Design SP_wocg, start of the top module:
module SP_wocg(
	clk,
	rst_n,
	in_valid,
	in_data,
	in_mode,
	out_valid,
	out_data
);
input clk, rst_n, in_valid;
input [2:0] in_mode;
input [8:0] in_data;
output reg out_valid;
output reg [8:0] out_data;
genvar idx;
integer i;
localparam IDLE = 4'b0000;
localparam INV  = 4'b0001;
localparam MUL  = 4'b0010;
localparam SORT = 4'b0100;
localparam SUM  = 4'b1000;
reg [3:0] cur_state,next_state;
reg [4:0] cnt;
reg [2:0] cnt_data;
reg [8:0] data_temp;
reg [10:0] data_sum [0:5]; 
reg [2:0] mode_r;
wire idle_state = cur_state == IDLE;
wire inv_in_valid  = cur_state[0] && cnt < 6;
wire mul_in_valid  = cur_state[1] && cnt < 6;
wire sort_in_valid = cur_state[2] && cnt < 6;
wire sum_in_valid  = cur_state[3] && cnt < 6;
wire inv_out_valid,mul_out_valid,sort_out_valid;
wire [8:0] inv_out_data,mul_out_data,sort_out_data;
wire [8:0] sum_mod_out_w;   
wire inv_done  = cur_state[0] && cnt == 'd18;
wire mul_done  = cur_state[1] && cnt == 'd12;
wire sort_done = cur_state[2] && cnt == 'd11;
reg  sum_done ;
wire mode0_cnt_flag = cur_state[3] && mode_r == 'd0 && cnt == 'd5;
always @(posedge clk or negedge rst_n) begin
	if (!rst_n) begin
		cur_state <= IDLE;
	end
	else begin
		cur_state <= next_state;
	end
end
always @(*) begin
	case(cur_state)
		IDLE : next_state = in_valid  ? in_mode[0] ? INV : in_mode[1] ? MUL : in_mode[2] ? SORT : SUM : IDLE;
		INV  : next_state = inv_done  ? mode_r[1] ? MUL : mode_r[2] ? SORT : SUM : INV;
		MUL  : next_state = mul_done  ? mode_r[2] ? SORT : SUM : MUL;
		SORT : next_state = sort_done ? SUM : SORT;
		SUM  : next_state = sum_done  ? IDLE : SUM;
		default : next_state = IDLE;
	endcase
end
always @(*) begin 
	if(cur_state[3]) begin
  ...
Size in the first run: ~6900 cells after synthesis, ~520 flip-flops, roughly 25 I/O pins, ~60000 um2 of cells after synthesis.
clock: 6.64 ns
lec_check: 0
abc_area: 0
cap_margin: 10
cell_pad_in_sites_detail_placement: 2
cell_pad_in_sites_global_placement: 3
core_aspect_ratio: 0.66
core_margin: 7
core_utilization: 37
cts_cluster_diameter: 276
max_routing_layer: met4
place_density_lb_addon: 0.12
setup_slack_margin: -0.04
slew_margin: 20
synth_memory_max_bits: 16384
tns_end_percent: 20
run.sh (not shown) runs the stock make flow with config.mk's settings and CLKGATE_MAP_FILE=.
Next try:
- ABC_AREA: 0 -> default
- CELL_PAD_IN_SITES_DETAIL_PLACEMENT: 2 -> default
- CELL_PAD_IN_SITES_GLOBAL_PLACEMENT: 3 -> 0
- CORE_ASPECT_RATIO: 0.66 -> default
- CORE_MARGIN: 7 -> 2
- CORE_UTILIZATION: 37 -> 70
- CTS_CLUSTER_DIAMETER: 276 -> default
- MAX_ROUTING_LAYER: met4 -> default
- PLACE_DENSITY: default -> 0.64
- PLACE_DENSITY_LB_ADDON: 0.12 -> default
- SETUP_SLACK_MARGIN: -0.04 -> 0.97
- TNS_END_PERCENT: 20 -> default
What happened: Clock-buffer cell count shrinks by 8; via count came out higher by 10%; worst setup slack gains 0.15 ns; worst hold slack degrades by 0.0045 ns; design area increases by 8.5%; critical path depth rises by 6.
Next try:
- ABC_AREA: default -> 1
- CELL_PAD_IN_SITES_DETAIL_PLACEMENT: default -> 0
- CORE_ASPECT_RATIO: default -> 0.66
- CORE_UTILIZATION: 70 -> 63
- MAX_ROUTING_LAYER: default -> met4
- PLACE_DENSITY: 0.64 -> default
- PLACE_DENSITY_LB_ADDON: default -> 0.04
- TNS_END_PERCENT: default -> 15
Effect: The new run completed without violations. Cell area drops by a little under a tenth. First-iteration DRC count decreases by roughly a tenth. Count of clock-buffer cells in the layout is lower by 6. Die area goes up by roughly a tenth. Setup slack is better by 0.44 ns.
Next try:
- ABC_AREA: 1 -> default
- CELL_PAD_IN_SITES_DETAIL_PLACEMENT: 0 -> default
- CELL_PAD_IN_SITES_GLOBAL_PLACEMENT: 0 -> 1
- CORE_ASPECT_RATIO: 0.66 -> default
- CORE_UTILIZATION: 63 -> 70
- CTS_CLUSTER_SIZE: default -> 34
- MAX_ROUTING_LAYER: met4 -> default
- PLACE_DENSITY: default -> 0.64
- PLACE_DENSITY_LB_ADDON: 0.04 -> default
- TNS_END_PERCENT: 15 -> default
- The new run never finished: it broke off in 3_1_place_gp_skip_io with GPL-0301
- die size decreases by roughly a tenth
- area after synthesis decreases slightly
- synthesized cell count shrinks by about a fifth
